==> job 9490 <==
## fp_multiplier
module fp_multiplier(input [31:0] a,input [31:0] b,output [31:0]out,input clk,
	input rst,input in_valid,output out_valid);
make LEC_CHECK=0 ABC_AREA=0 CAP_MARGIN=10 CELL_PAD_IN_SITES_DETAIL_PLACEMENT=0 CORE_MARGIN=2 CORE_UTILIZATION=72 CTS_CLUSTER_DIAMETER=49 CTS_CLUSTER_SIZE=32 GPL_ROUTABILITY_DRIVEN=1 MIN_ROUTING_LAYER=met1 PLACE_DENSITY=0.42 SETUP_SLACK_MARGIN=0.58 SLEW_MARGIN=15 finish   # period 2.02 ns
run.sh (not shown) runs the stock make flow with config.mk's settings and CLKGATE_MAP_FILE=.
==> job 5340 (differences from job 9490) <==
CELL_PAD_IN_SITES_GLOBAL_PLACEMENT = 2   (was default)
CTS_CLUSTER_DIAMETER = 363   (was 49)
PLACE_DENSITY = default   (was 0.42)
PLACE_DENSITY_LB_ADDON = 0.0   (was default)
==> job 2338 (differences from job 9490) <==
ABC_AREA = 1   (was 0)
CTS_CLUSTER_DIAMETER = 52   (was 49)
CTS_CLUSTER_SIZE = default   (was 32)
PLACE_DENSITY = 0.4   (was 0.42)
SETUP_SLACK_MARGIN = default   (was 0.58)
==> flow/constraint.sdc (replaced) <==
create_clock -name core_clock -period 1.4 [get_ports {clk}]
set_input_delay 0.2800 -clock core_clock [delete_from_list [all_inputs] [get_ports {clk}]]
set_output_delay 0.2800 -clock core_clock [all_outputs]
set_load 0.01 [all_outputs]
==> notes <==
Job 2338 completed, yet does not pass: setup timing. Job 9490 finished but fails on setup timing. Job 5340 failed in global placement without I/O (3_1_place_gp_skip_io) on FLW-0024.
Between job 2338 and job 9490, the lower routed wire length is in job 9490 (gap 11%, measured against job 9490).
In job 9490 the clock-buffer cell count is lower than in job 2338, by 153.
Of job 2338 and job 9490, job 2338 has the higher non-clock buffer count (gap 34).
Register-to-register slack: job 9490 is higher than job 2338 (0.02 ns).
Of job 2338 and job 9490, job 2338 has the higher power (gap about 60%, measured against job 9490).
Of job 2338 and job 9490, job 2338 has the higher worst hold slack (gap 0.020 ns).
Of job 2338 and job 9490, job 2338 has the higher combinational power (gap 56%, measured against job 9490).
Area after synthesis is the same in job 5340 and job 9490.
Of job 9490 and job 2338, job 2338 has the higher final cell count (gap about 17%, measured against job 2338).
Of job 2338 and job 9490, job 9490 has the higher sequential share of layout area (gap 2.8 points).
==> figures <==
                                                                        job 9490                                             job 5340         job 2338
Area of the placeable core                                            100000 µm²                                           100000 µm²       103000 µm²
Startpoint of the worst setup timing path                           side.da[127]                                                    -     side.db[127]
First-pass GRT wire length                                                182 mm                                                    -           205 mm
Share of the core filled with cells                                        0.822                                                    -            0.838
Crit path capture type                                                      flop                                                    -             flop
Outcome                                                          failed layout checks                       aborted with a tool error  failed layout checks
Stage where the flow stopped                                                   -  global placement without I/O (3_1_place_gp_skip_io)                -
Violated checks                                                     setup timing                                                    -     setup timing
Flop count                                                                  2560                                                    -             2560
Well tap count                                                              1357                                                    -             1380
Max Clock Skew                                                         0.0428 ns                                                    -        0.0173 ns
DRC violation total after the first TritonRoute iteration                   1386                                                    -             2034
Minimum setup slack in the final design                                -0.361 ns                                                    -        -0.380 ns
Count of cells resized by post-cts repair                                    239                                                    -              224
Area share of and-or/or-and cells after synthesis                        0.00233                                              0.00233           0.0182
Uppermost layer routed                                                      met5                                                    -             met5
Synth Seq Share                                                            0.700                                                0.700            0.688
R2r worst-path depth                                                           9                                                    -               13
Clock slew at reported path FFs                                          0.10 ns                                                    -          0.06 ns
Number of logic stages on the critical path including buffering                9                                                    -               13
Final cell count without fillers                                            6306                                                    -             7640
Setup repair after global routing missed its margin                          yes                                                    -              yes
Final setup violation count                                                    6                                                    -               71

* * *

==> v4 <==
Starting RTL as in the previous note.
clock: 2.1 ns
lec_check: 0
abc_area: 0
cap_margin: 10
cell_pad_in_sites_detail_placement: 0
core_margin: 2
core_utilization: 72
cts_cluster_diameter: 330
gpl_routability_driven: 1
min_routing_layer: met1
place_density: 0.61
setup_slack_margin: 0.47
slew_margin: 15
==> v28: changes against v4 <==
Settings changed: ABC_AREA 0 to not set, CAP_MARGIN 10 to 20, CELL_PAD_IN_SITES_DETAIL_PLACEMENT 0 to not set, CORE_UTILIZATION 72 to 40, CTS_CLUSTER_DIAMETER 330 to not set, GPL_ROUTABILITY_DRIVEN 1 to not set, MIN_ROUTING_LAYER met1 to not set, PLACE_DENSITY 0.61 to not set, SETUP_SLACK_MARGIN 0.47 to not set, SLEW_MARGIN 15 to 20.
==> flow/constraint.sdc (replaced) <==
create_clock -name core_clock -period 2.5 [get_ports {clk}]
set_input_delay 0.5000 -clock core_clock [delete_from_list [all_inputs] [get_ports {clk}]]
set_output_delay 0.5000 -clock core_clock [all_outputs]
set_load 0.01 [all_outputs]
==> v31: changes against v4 <==
Settings changed: ABC_AREA 0 to 1, CTS_CLUSTER_DIAMETER 330 to 93, CTS_CLUSTER_SIZE set to 32, PLACE_DENSITY 0.61 to 0.42, SETUP_SLACK_MARGIN 0.47 to 0.08.
==> flow/constraint.sdc (replaced) <==
create_clock -name core_clock -period 1.35 [get_ports {clk}]
set_input_delay 0.2700 -clock core_clock [delete_from_list [all_inputs] [get_ports {clk}]]
set_output_delay 0.2700 -clock core_clock [all_outputs]
set_load 0.01 [all_outputs]
==> summary of the runs <==
Worst hold slack, highest first: v28, v31, v4. Of v28 and v31, v28 has the higher die size (gap 76%, measured against v31). The lowest final area belongs to v31, the highest to v28. v31 ran to the end with violations: setup timing. v4 produced a layout that fails on setup timing. v28 ran to the end with no violations. Critical path depth, highest first: v31, v28, v4. Sequential power: v4 is larger than v28 (20%).
Power and IR drop assume default switching activity.
